==> inputs of run a <==
==> flow/design.v <==
module joinC #(parameter N = 5)(
	input [N - 1 : 0] valid_in,
	output reg  [N - 1 : 0] ready_in,
	output valid_out,
	input ready_out
);
	assign valid_out = &valid_in; 
	reg[N - 1 : 0] singleValid;
	integer i, j;
	always @(*)begin
		for(i = 0; i < N; i = i + 1)begin
			singleValid[i] = 1;
			for(j = 0; j < N; j = j + 1)
				if(i != j)
					singleValid[i] = singleValid[i] & valid_in[j];
		end
		for(i = 0; i < N; i = i + 1)begin
			ready_in[i] = singleValid[i] & ready_out;
		end
	end
endmodule
module OEHB #(parameter INPUTS = 1,
		parameter OUTPUTS = 1,
		parameter DATA_IN_SIZE = 32,
		parameter DATA_OUT_SIZE = 32)
	(
		input clk,
		input rst,
		input [INPUTS * (DATA_IN_SIZE)- 1 : 0]data_in_bus,
		input [INPUTS - 1 : 0]valid_in_bus,
		output [INPUTS - 1 : 0] ready_in_bus,
		output [OUTPUTS * (DATA_OUT_SIZE) - 1 : 0]data_out_bus,
		output reg [OUTPUTS - 1 : 0]valid_out_bus,
		input 	[OUTPUTS - 1 : 0] ready_out_bus
);
	wire reg_en;
	reg [DATA_IN_SIZE - 1 : 0] data_reg;
	always@(posedge clk, posedge rst)
		if(rst)
			valid_out_bus[0] <= 0;
		else
			valid_out_bus[0] <= valid_in_bus[0] | ~ready_in_bus[0];
	always@(posedge clk, posedge rst)
		if(rst)
			data_reg <= 0;
		else if(reg_en)
			data_reg <= data_in_bus[0 * DATA_IN_SIZE +: DATA_IN_SIZE];
	assign data_out_bus[0 * DATA_OUT_SIZE +: DATA_OUT_SIZE] = data_reg;
	assign ready_in_bus[0] = ~valid_out_bus[0] | ready_out_bus[0];
	assign reg_en = ready_in_bus[0] & valid_in_bus[0];
endmodule
module delay_buffer #(parameter SIZE = 32) (
	input clk, rst,
	input valid_in, ready_in,
	output valid_out
);
	reg [SIZE - 1 : 0] shift_reg;
	always @(posedge clk)begin
		if(ready_in | rst)
			shift_reg[0] <= valid_in;
	end
	always @(posedge clk)begin
		if(rst)
			shift_reg[SIZE - 1 : 1] <= 0;
		else if(ready_in)
			shift_reg[SIZE - 1 : 1] <= shift_reg[SIZE - 2 : 0];
	end
	assign valid_out = shift_reg[SIZE - 1];
endmodule
module mul_4_stage (
	input clk, ce,
	input[31 : 0] a,
	input [31 : 0] b,
	output [31 : 0] p
);
	reg [31 : 0] a_reg, b_reg, q0, q1, q2;
	wire [63 : 0] mul_wire;
	assign mul_wire = a_reg * b_reg;
	wire [31 : 0] mul;
	assign mul = mul_wire[31 : 0];
	always @(posedge clk)
		if(ce)begin
			a_reg <= a;
			b_reg <= b;
			q0 <= mul;
			q1 <= q0;
			q2 <= q1;
		end
	assign p = q2;
endmodule
module mul_op #(parameter INPUTS = 2,
		parameter OUTPUTS = 1,
		parameter DATA_IN_SIZE = 32,
		parameter DATA_OUT_SIZE = 32)
		(
		input clk,
		input rst,
		input [INPUTS * (DATA_IN_SIZE)- 1 : 0]data_in_bus,
		input [INPUTS - 1 : 0]valid_in_bus,
		output [INPUTS - 1 : 0] ready_in_bus,
		output [OUTPUTS * (DATA_OUT_SIZE) - 1 : 0]data_out_bus,
		output [OUTPUTS - 1 : 0]valid_out_bus,
		input 	[OUTPUTS - 1 : 0] ready_out_bus
);
	localparam LATENCY = 4;
	wire [2 * DATA_OUT_SIZE - 1 : 0] temp_result;
	wire join_valid;
	wire buff_valid, oehb_valid, oehb_ready;
	wire oehb_dataOut, oehb_datain;
	joinC #(.N(INPUTS)) add_fork(.valid_in(valid_in_bus), .ready_in(ready_in_bus), .valid_out(join_valid), .ready_out(oehb_ready));
	mul_4_stage multiply_unit (.clk(clk), .ce(oehb_ready), .a(data_in_bus[0 * DATA_IN_SIZE +: DATA_IN_SIZE]), .b(data_in_bus[1 * DATA_IN_SIZE +: DATA_IN_SIZE]), .p(data_out_bus[0 * DATA_OUT_SIZE +: DATA_OUT_SIZE]));
	delay_buffer #(.SIZE(LATENCY - 1))delay_buff(.clk(clk), .rst(rst), .valid_in(join_valid), .ready_in(oehb_ready), .valid_out(buff_valid));
	OEHB #(.INPUTS(1), .OUTPUTS(1), .DATA_IN_SIZE(1), .DATA_OUT_SIZE(1)) oehb_buffer (.clk(clk), .rst(rst),
										 .data_in_bus(1'b0), .valid_in_bus(buff_valid), .ready_in_bus(oehb_ready),
										 .data_out_bus(oehb_dataOut), .valid_out_bus(valid_out_bus[0]), .ready_out_bus(ready_out_bus[0]));
endmodule
==> flow/run.sh <==
#!/bin/bash
# the make line also repeats each setting of config.mk as NAME=value (left out here)
make -C /OpenROAD-flow-scripts/flow DESIGN_CONFIG=/design/flow/config.mk WORK_HOME=/design/flow/orfs CLKGATE_MAP_FILE= finish
==> flow/config.mk <==
export PLATFORM = sky130hd
export DESIGN_NAME = mul_op
export DESIGN_NICKNAME = mul_op
export VERILOG_FILES = /design/flow/design.v
export SDC_FILE = /design/flow/constraint.sdc
export NUM_CORES = 4
export LEC_CHECK = 0
export CAP_MARGIN = 20
export CELL_PAD_IN_SITES_GLOBAL_PLACEMENT = 0
export CORE_ASPECT_RATIO = 0.92
export CORE_MARGIN = 2
export CORE_UTILIZATION = 72
export CTS_CLUSTER_SIZE = 33
export MIN_ROUTING_LAYER = met1
export PLACE_DENSITY_LB_ADDON = 0.05
export SETUP_SLACK_MARGIN = 1.94
export SLEW_MARGIN = 20
==> flow/constraint.sdc <==
create_clock -name core_clock -period 6.84 [get_ports {clk}]
set_input_delay 1.3680 -clock core_clock [delete_from_list [all_inputs] [get_ports {clk}]]
set_output_delay 1.3680 -clock core_clock [all_outputs]
set_load 0.01 [all_outputs]
==> run b: changes against run a <==
CELL_PAD_IN_SITES_GLOBAL_PLACEMENT = default   (was 0)
CORE_ASPECT_RATIO = default   (was 0.92)
CTS_CLUSTER_SIZE = default   (was 33)
MIN_ROUTING_LAYER = default   (was met1)
PLACE_DENSITY_LB_ADDON = 0.25   (was 0.05)
SETUP_SLACK_MARGIN = default   (was 1.94)
SLEW_MARGIN = 40   (was 20)
==> flow/constraint.sdc (replaced) <==
create_clock -name core_clock -period 6.53 [get_ports {clk}]
set_input_delay 1.3060 -clock core_clock [delete_from_list [all_inputs] [get_ports {clk}]]
set_output_delay 1.3060 -clock core_clock [all_outputs]
set_load 0.01 [all_outputs]
==> run c: changes against run a <==
CELL_PAD_IN_SITES_GLOBAL_PLACEMENT = default   (was 0)
CORE_ASPECT_RATIO = default   (was 0.92)
CTS_CLUSTER_DIAMETER = 227   (was default)
CTS_CLUSTER_SIZE = default   (was 33)
MIN_ROUTING_LAYER = default   (was met1)
PLACE_DENSITY_LB_ADDON = default   (was 0.05)
SETUP_SLACK_MARGIN = default   (was 1.94)
==> flow/constraint.sdc (replaced) <==
create_clock -name core_clock -period 3.52 [get_ports {clk}]
set_input_delay 0.7040 -clock core_clock [delete_from_list [all_inputs] [get_ports {clk}]]
set_output_delay 0.7040 -clock core_clock [all_outputs]
set_load 0.01 [all_outputs]
==> run d: changes against run a <==
CELL_PAD_IN_SITES_GLOBAL_PLACEMENT = default   (was 0)
CORE_ASPECT_RATIO = default   (was 0.92)
CORE_UTILIZATION = 57   (was 72)
CTS_CLUSTER_SIZE = default   (was 33)
MIN_ROUTING_LAYER = default   (was met1)
PLACE_DENSITY_LB_ADDON = default   (was 0.05)
SETUP_SLACK_MARGIN = default   (was 1.94)
==> flow/constraint.sdc (replaced) <==
create_clock -name core_clock -period 7.52 [get_ports {clk}]
set_input_delay 1.5040 -clock core_clock [delete_from_list [all_inputs] [get_ports {clk}]]
set_output_delay 1.5040 -clock core_clock [all_outputs]
set_load 0.01 [all_outputs]
==> comparison <==
Of run d and run c, run c has the higher critical path depth (gap 1). Run d completed with no timing, DRC or antenna violations. Run b completed, yet does not pass: setup timing. Run c completed, yet does not pass: setup timing. Run a finished with setup timing left. Against run a, the non-clock buffer count of run b is higher by 65. Wire length, lowest first: run d, run a, run b, run c. First-iteration DRC count, lowest first: run d, run a, run b, run c. Utilization: run d < run a < run b < run c. Fmax, highest first: run a, run b, run c, run d. Clock skew: run c > run d > run a > run b.
==> figures <==
| item | run b | run a | run c | run d |
|---|---|---|---|---|
| Status | finished with violations | finished with violations | finished with violations | timing/DRC/antenna clean |
| Layout check failures | setup timing | setup timing | setup timing | - |
| Reg-to-reg startpoint | multiply_unit.a_reg[14] | multiply_unit.b_reg[2] | multiply_unit.b_reg[4] | multiply_unit.b_reg[7] |
| Highest metal used | met4 | met4 | met5 | met4 |
| Post-layout worst setup margin | -0.574 ns | -0.137 ns | -3.61 ns | 0.321 ns |
| Standard-cell rows | 62 | 59 | 62 | 69 |
| Gp weighted congestion | 0.968 | 0.923 | 0.945 | 0.887 |
| Die X-Extent | 174 um | 181 um | 174 um | 195 um |
| Unrepaired setup endpoints after global routing | yes | yes | yes | no |
| Proportion of cell area spent on the clock network | 2.23% | 2.49% | 2.38% | 2.53% |
| Area of combinational cells with multiple inputs | 14700 um2 | 14800 um2 | 15200 um2 | 14200 um2 |
| Least-Margin Pin Slew | 0.837 ns | 0.837 ns | 0.849 ns | 0.911 ns |
| TNS Setup | -5.87 ns | -0.387 ns | -78.56 ns | 0 ns |
| Fraction of area in multi-input gates | 59.1% | 60.5% | 58.7% | 61.4% |
| All-layer global routing usage | 38.8% | 36.4% | 41.9% | 27.6% |

---

==> inputs of trial 53 <==
// mul_op: RTL as listed in full above, without the edits since
clock: 8.0 ns
lec_check: 0
cap_margin: 35
core_margin: 2
core_utilization: 72
cts_cluster_diameter: 307
cts_cluster_size: 97
place_density: 0.35
slew_margin: 20
run.sh (not shown) runs the stock make flow with config.mk's settings and CLKGATE_MAP_FILE=.
==> build 65: changes against trial 53 <==
Settings changed: CAP_MARGIN 35 to 40, CORE_UTILIZATION 72 to 40, CTS_CLUSTER_DIAMETER 307 to unset, CTS_CLUSTER_SIZE 97 to unset, PLACE_DENSITY 0.35 to unset, TNS_END_PERCENT set to 50.
==> qor summary <==
metric	build 65	trial 53
Endpoint, Worst Hold	multiply_unit.q1[13]	multiply_unit.q2[1]
DR iter-0 viols	611	997
Result of the run	finished clean	finished clean
Setup ws final	0.709 ns	0.526 ns
Worst Tran Pin Value	0.834 ns	1.01 ns
Routing usage on met3	3.86%	6.58%
DIE AREA	53800 µm²	30300 µm²
DP HPWL	39.2 mm	37.1 mm
Via count of the first global-routing pass	14200	14900
Length of the first detailed-routing pass in iterations	7	5
Final period util	91.1%	93.4%
Maximum frequency from static timing analysis	137 MHz	134 MHz
Worst path max stage delay	0.87 ns	0.75 ns
Post-route cell area	23400 µm²	22900 µm²
Fillers	4759	1819
# rows	83	62

---

==> inputs of build 24 <==
// mul_op: RTL as listed in full above, without the edits since
==> flow/config.mk <==
export PLATFORM = sky130hd
export DESIGN_NAME = mul_op
export DESIGN_NICKNAME = mul_op
export VERILOG_FILES = /design/flow/design.v
export SDC_FILE = /design/flow/constraint.sdc
export NUM_CORES = 4
export LEC_CHECK = 0
export CAP_MARGIN = 20
export CELL_PAD_IN_SITES_DETAIL_PLACEMENT = 2
export CORE_ASPECT_RATIO = 1.68
export CORE_MARGIN = 9
export CORE_UTILIZATION = 25
export CTS_CLUSTER_DIAMETER = 123
export GPL_ROUTABILITY_DRIVEN = 1
export GPL_TIMING_DRIVEN = 1
export MAX_ROUTING_LAYER = met5
export MIN_ROUTING_LAYER = met2
export PLACE_DENSITY_LB_ADDON = 0.26
export SETUP_SLACK_MARGIN = -0.26
export SLEW_MARGIN = 0
export TNS_END_PERCENT = 40
==> flow/constraint.sdc <==
create_clock -name core_clock -period 9.55 [get_ports {clk}]
set_input_delay 1.9100 -clock core_clock [delete_from_list [all_inputs] [get_ports {clk}]]
set_output_delay 1.9100 -clock core_clock [all_outputs]
set_load 0.01 [all_outputs]
==> build 51 (differences from build 24) <==
ABC_AREA = 1   (was unset)
CELL_PAD_IN_SITES_DETAIL_PLACEMENT = unset   (was 2)
CORE_ASPECT_RATIO = unset   (was 1.68)
CORE_MARGIN = 2   (was 9)
CORE_UTILIZATION = 72   (was 25)
CTS_CLUSTER_DIAMETER = 227   (was 123)
CTS_CLUSTER_SIZE = 10   (was unset)
GPL_ROUTABILITY_DRIVEN = unset   (was 1)
GPL_TIMING_DRIVEN = unset   (was 1)
MAX_ROUTING_LAYER = unset   (was met5)
MIN_ROUTING_LAYER = unset   (was met2)
PLACE_DENSITY_LB_ADDON = unset   (was 0.26)
SETUP_SLACK_MARGIN = 0.65   (was -0.26)
SLEW_MARGIN = 20   (was 0)
TNS_END_PERCENT = unset   (was 40)
==> flow/constraint.sdc (replaced) <==
create_clock -name core_clock -period 3.52 [get_ports {clk}]
set_input_delay 0.7040 -clock core_clock [delete_from_list [all_inputs] [get_ports {clk}]]
set_output_delay 0.7040 -clock core_clock [all_outputs]
set_load 0.01 [all_outputs]
==> trial 39 (differences from build 24) <==
CAP_MARGIN = 5   (was 20)
CELL_PAD_IN_SITES_DETAIL_PLACEMENT = unset   (was 2)
CORE_ASPECT_RATIO = unset   (was 1.68)
CORE_MARGIN = 2   (was 9)
CORE_UTILIZATION = 72   (was 25)
CTS_CLUSTER_DIAMETER = unset   (was 123)
GPL_ROUTABILITY_DRIVEN = unset   (was 1)
GPL_TIMING_DRIVEN = unset   (was 1)
MAX_ROUTING_LAYER = unset   (was met5)
MIN_ROUTING_LAYER = unset   (was met2)
PLACE_DENSITY_LB_ADDON = unset   (was 0.26)
SETUP_SLACK_MARGIN = unset   (was -0.26)
SLEW_MARGIN = 20   (was 0)
TNS_END_PERCENT = unset   (was 40)
==> flow/constraint.sdc (replaced) <==
create_clock -name core_clock -period 6.23 [get_ports {clk}]
set_input_delay 1.2460 -clock core_clock [delete_from_list [all_inputs] [get_ports {clk}]]
set_output_delay 1.2460 -clock core_clock [all_outputs]
set_load 0.01 [all_outputs]
==> trial 59 (differences from build 24) <==
CELL_PAD_IN_SITES_DETAIL_PLACEMENT = unset   (was 2)
CORE_ASPECT_RATIO = unset   (was 1.68)
CORE_MARGIN = 2   (was 9)
CORE_UTILIZATION = 10   (was 25)
CTS_CLUSTER_DIAMETER = unset   (was 123)
GPL_ROUTABILITY_DRIVEN = unset   (was 1)
GPL_TIMING_DRIVEN = unset   (was 1)
MAX_ROUTING_LAYER = unset   (was met5)
MIN_ROUTING_LAYER = unset   (was met2)
PLACE_DENSITY_LB_ADDON = unset   (was 0.26)
SETUP_SLACK_MARGIN = unset   (was -0.26)
SLEW_MARGIN = 20   (was 0)
TNS_END_PERCENT = unset   (was 40)
==> flow/constraint.sdc (replaced) <==
create_clock -name core_clock -period 8.92 [get_ports {clk}]
set_input_delay 1.7840 -clock core_clock [delete_from_list [all_inputs] [get_ports {clk}]]
set_output_delay 1.7840 -clock core_clock [all_outputs]
set_load 0.01 [all_outputs]
==> summary.txt <==
flow finished, numbers: status finished with violations, Setup Viol. Count Final 28, first-pass iteration count of the detailed router 12, n_taps 390, Final Cell Area between 20,000 and 30,000 sq um, Clock Skews between 20 and 30 ps, Worst Hold Class in2async, Signal buffers about 420, violated checks negative setup slack, worst setup margin -3992 ps, dpl cells between 3,000 and 4,000, WL final 91,690 um
-- figures above: build 51

==> summary.txt <==
flow finished, numbers: status finished with violations, violated checks negative setup slack, Worst Hold Class reg2reg, Signal buffers 330, Setup Viol. Count Final 19, WL final about 55,000 um, Clock Skews between 20 and 25 ps, worst setup margin -974.2 ps, n_taps ~380, dpl cells about 2,500
-- figures above: trial 39

==> summary.txt <==
flow finished, numbers: status timing/DRC/antenna clean, Worst Hold Class reg2reg, dpl cells between 3,000 and 4,000, first-pass iteration count of the detailed router 5, Final Cell Area 23,720 sq um, Synth Register Bits ~160, port buffer count about 100, post-synth cell types around 48, Setup Viol. Count Final 0, worst setup margin 1765 ps, Clock Skews between 15 and 20 ps, WL final approximately 70,000 um, n_taps ~1,100
-- figures above: build 24

==> summary.txt <==
flow finished, numbers: status timing/DRC/antenna clean, Final Cell Area between 20,000 and 30,000 sq um, Clock Skews 24.05 ps, Hold Path Sink multiply_unit.q1[7]$_DFFE_PN_, n_taps ~2,700, dpl cells 4,620, worst setup margin 1570 ps, crit path DAT 7570 ps, first-pass iteration count of the detailed router 5
-- figures above: trial 59

